==> 05-07: inputs <==
==> flow/design.v <==
module PPU (
    input clk,
    input rst,
    input i_en,
    input [32-1:0] data_in,
    input [11:0] scaling_factor,
    output logic[6:0] data_out,
    output logic valid,
    output logic [31:0] data_in_out
);
logic [32 - 1:0] relu_out;
logic [32:0] data_shift;
logic [7:0] data_quant;
logic [8:0] data_temp;
always @(*) begin
    relu_out = (data_in[32 - 1])? 32'd0 : data_in;
    /*verilator lint_off WIDTHEXPAND*/
    /*verilator lint_off WIDTHTRUNC*/
    data_shift = ({relu_out, 1'b0} / scaling_factor);
    /*verilator lint_on WIDTHTRUNC*/
    /*verilator lint_on WIDTHEXPAND*/
    data_temp = (data_shift > 127)? 254 : data_shift[8:0] + {8'b0, data_shift[0]};
end
always @(posedge clk) begin
    if(rst) begin
        valid <= 1'd0;
        data_out <= 7'd0;
        data_in_out <= 32'd0;
    end
    else begin
        valid <= i_en;
        data_out <= (i_en)? data_temp[7:1] : 7'd0;
        data_in_out <= data_in;
    end
end
endmodule
==> flow/run.sh <==
#!/bin/bash
# the make line also repeats each setting of config.mk as NAME=value (left out here)
make -C /OpenROAD-flow-scripts/flow DESIGN_CONFIG=/design/flow/config.mk WORK_HOME=/design/flow/orfs CLKGATE_MAP_FILE= finish
==> flow/config.mk <==
export PLATFORM = sky130hd
export DESIGN_NAME = PPU
export DESIGN_NICKNAME = PPU
export VERILOG_FILES = /design/flow/design.v
export SDC_FILE = /design/flow/constraint.sdc
export NUM_CORES = 4
export LEC_CHECK = 0
export ABC_AREA = 0
export CAP_MARGIN = 0
export CORE_MARGIN = 2
export CORE_UTILIZATION = 58
export GPL_ROUTABILITY_DRIVEN = 1
export MIN_ROUTING_LAYER = met1
export SLEW_MARGIN = 40
==> flow/constraint.sdc <==
create_clock -name core_clock -period 147.0 [get_ports {clk}]
set_input_delay 29.4000 -clock core_clock [delete_from_list [all_inputs] [get_ports {clk}]]
set_output_delay 29.4000 -clock core_clock [all_outputs]
set_load 0.01 [all_outputs]
==> 05-14 (differences from 05-07) <==
--- a/flow/config.mk
+++ b/flow/config.mk
@@ -9,5 +9,7 @@
 export CAP_MARGIN = 0
+export CORE_ASPECT_RATIO = 1.05
 export CORE_MARGIN = 2
-export CORE_UTILIZATION = 58
+export CORE_UTILIZATION = 65
 export GPL_ROUTABILITY_DRIVEN = 1
+export MAX_ROUTING_LAYER = met4
 export MIN_ROUTING_LAYER = met1
==> 12-19 (differences from 05-07) <==
==> flow/config.mk (replaced) <==
export PLATFORM = sky130hd
export DESIGN_NAME = PPU
export DESIGN_NICKNAME = PPU
export VERILOG_FILES = /design/flow/design.v
export SDC_FILE = /design/flow/constraint.sdc
export NUM_CORES = 4
export LEC_CHECK = 0
export CAP_MARGIN = 20
export CORE_MARGIN = 2
export CORE_UTILIZATION = 65
export HOLD_SLACK_MARGIN = -0.09
export SLEW_MARGIN = 20
export TNS_END_PERCENT = 5
==> flow/constraint.sdc (replaced) <==
create_clock -name core_clock -period 101.0 [get_ports {clk}]
set_input_delay 20.2000 -clock core_clock [delete_from_list [all_inputs] [get_ports {clk}]]
set_output_delay 20.2000 -clock core_clock [all_outputs]
set_load 0.01 [all_outputs]
==> flow_summary.json <==
{
  "so.violations": "negative setup slack",
  "whs_endpoint": "data_in_out[30]",
  "setup_viol": 7,
  "status": "complete, but fails checks",
  "path_buffers": 27,
  "fp_util": 0.6550,
  "nFillCells": 2211,
  "drt_wl_total_um": 96520,
  "top_layer": "met5",
  "rsz0062_at_grt": "yes",
  "setup_ws_ns": -3.539
}
(the above is from 12-19)
==> flow_summary.json <==
{
  "setup_ws_ns": 13.88,
  "status": "timing/DRC/antenna clean",
  "setup_viol": 0,
  "nFillCells": 3846,
  "drt_wl_total_um": 76890,
  "path_buffers": 20
}
(the above is from 05-07)
==> flow_summary.json <==
{
  "nFillCells": 2996,
  "setup_viol": 0,
  "whs_endpoint": "data_in_out[27]",
  "status": "timing/DRC/antenna clean",
  "fp_util": 0.6617,
  "path_buffers": 18,
  "drt_wl_total_um": 75220,
  "setup_ws_ns": 12.92
}
(the above is from 05-14)

---

==> inputs of v14 <==
Starts from the design.v that is shown in full above.
make LEC_CHECK=0 CAP_MARGIN=20 CORE_MARGIN=2 CORE_UTILIZATION=65 CTS_CLUSTER_DIAMETER=40 HOLD_SLACK_MARGIN=-0.1 SLEW_MARGIN=20 TNS_END_PERCENT=5 finish   # period 98.5 ns
run.sh (not shown) runs the stock make flow with config.mk's settings and CLKGATE_MAP_FILE=.
==> v35: changes against v14 <==
==> flow/config.mk (replaced) <==
export PLATFORM = sky130hd
export DESIGN_NAME = PPU
export DESIGN_NICKNAME = PPU
export VERILOG_FILES = /design/flow/design.v
export SDC_FILE = /design/flow/constraint.sdc
export NUM_CORES = 4
export LEC_CHECK = 0
export CAP_MARGIN = 20
export CELL_PAD_IN_SITES_GLOBAL_PLACEMENT = 2
export CORE_MARGIN = 2
export CORE_UTILIZATION = 40
export CTS_CLUSTER_DIAMETER = 99
export CTS_CLUSTER_SIZE = 21
export GPL_TIMING_DRIVEN = 0
export SETUP_SLACK_MARGIN = 1.19
export SLEW_MARGIN = 20
export TNS_END_PERCENT = 15
==> flow/constraint.sdc (replaced) <==
create_clock -name core_clock -period 120.0 [get_ports {clk}]
set_input_delay 24.0000 -clock core_clock [delete_from_list [all_inputs] [get_ports {clk}]]
set_output_delay 24.0000 -clock core_clock [all_outputs]
set_load 0.01 [all_outputs]
==> v24: changes against v14 <==
--- a/flow/config.mk
+++ b/flow/config.mk
@@ -7,8 +7,5 @@
 export LEC_CHECK = 0
 export CAP_MARGIN = 20
 export CORE_MARGIN = 2
-export CORE_UTILIZATION = 65
-export CTS_CLUSTER_DIAMETER = 40
-export HOLD_SLACK_MARGIN = -0.1
+export CORE_UTILIZATION = 69
 export SLEW_MARGIN = 20
-export TNS_END_PERCENT = 5
==> flow/constraint.sdc (replaced) <==
create_clock -name core_clock -period 115.0 [get_ports {clk}]
set_input_delay 23.0000 -clock core_clock [delete_from_list [all_inputs] [get_ports {clk}]]
set_output_delay 23.0000 -clock core_clock [all_outputs]
set_load 0.01 [all_outputs]
==> v37: changes against v14 <==
==> flow/config.mk (replaced) <==
export PLATFORM = sky130hd
export DESIGN_NAME = PPU
export DESIGN_NICKNAME = PPU
export VERILOG_FILES = /design/flow/design.v
export SDC_FILE = /design/flow/constraint.sdc
export NUM_CORES = 4
export LEC_CHECK = 0
export CAP_MARGIN = 20
export CELL_PAD_IN_SITES_GLOBAL_PLACEMENT = 0
export CORE_MARGIN = 2
export CORE_UTILIZATION = 40
export CTS_CLUSTER_DIAMETER = 377
export CTS_CLUSTER_SIZE = 21
export GPL_TIMING_DRIVEN = 0
export SETUP_SLACK_MARGIN = 1.19
export SLEW_MARGIN = 20
export TNS_END_PERCENT = 15
==> flow/constraint.sdc (replaced) <==
create_clock -name core_clock -period 120.0 [get_ports {clk}]
set_input_delay 24.0000 -clock core_clock [delete_from_list [all_inputs] [get_ports {clk}]]
set_output_delay 24.0000 -clock core_clock [all_outputs]
set_load 0.01 [all_outputs]
==> comparison <==
- v14 failed in 5_1_grt on GRT-0232. v35 ran to the end with no violations. v37 produced a clean layout. v24 completed without violations.
- Of v37 and v24, v24 has the higher wire length (gap about 6%, measured against v24).
- Of v24 and v37, v37 has the higher clock-buffer cell count (gap 1).
- The lowest via count belongs to v37, the highest to v24.
- First-iteration DRC count, lowest first: v35, v37, v24.
- In synthesized area, v24 and v37 do not differ.
- Between v37 and v24, the lower die size is in v24 (gap 71%, measured against v24).
- Core utilization, lowest first: v37, v35, v24.
- Setup slack, highest first: v35, v37, v24.
==> figures <==
quantity	v35	v37	v14	v24
Run status	timing/DRC/antenna clean	timing/DRC/antenna clean	stopped before the end	timing/DRC/antenna clean
Failing step	-	-	5_1_grt	-
DP Worst Slack	-17.57 ns	-15.84 ns	-4.23 ns	-3.82 ns
Tapcell count	773	773	-	448
Uppermost layer routed	met5	met4	-	met4
# resized after CTS	272	246	150	41
Cell depth of the worst hold path	2	2	-	2
Worst Path Arrival	114.35 ns	114.56 ns	-	111.95 ns
Warning total across the stage logs	30	28	-	30
Antenna Violating Nets Remaining	0	0	-	0
CP Capture Type	flop	flop	-	flop
Beginning of the worst hold path	data_in[30]	data_in[25]	-	data_in[22]
Setup-violating endpoint count in the final report	0	0	-	0
Share of final layout cell area taken by non-clock buffers	11.2%	10.4%	-	8.66%
Post-route fraction of the period consumed by the critical path	95.1%	95.3%	-	97.1%
Post-route met1 wirelength	41.8 mm	37.6 mm	-	32.5 mm
Met3 WL	2.77 mm	3.12 mm	-	8.34 mm
Total wire length after detailed routing	87.7 mm	79.1 mm	-	84.1 mm
Worst Setup Start Kind	input pin	input pin	-	input pin
Buffer count excluding the clock tree in the final layout	366	332	-	286
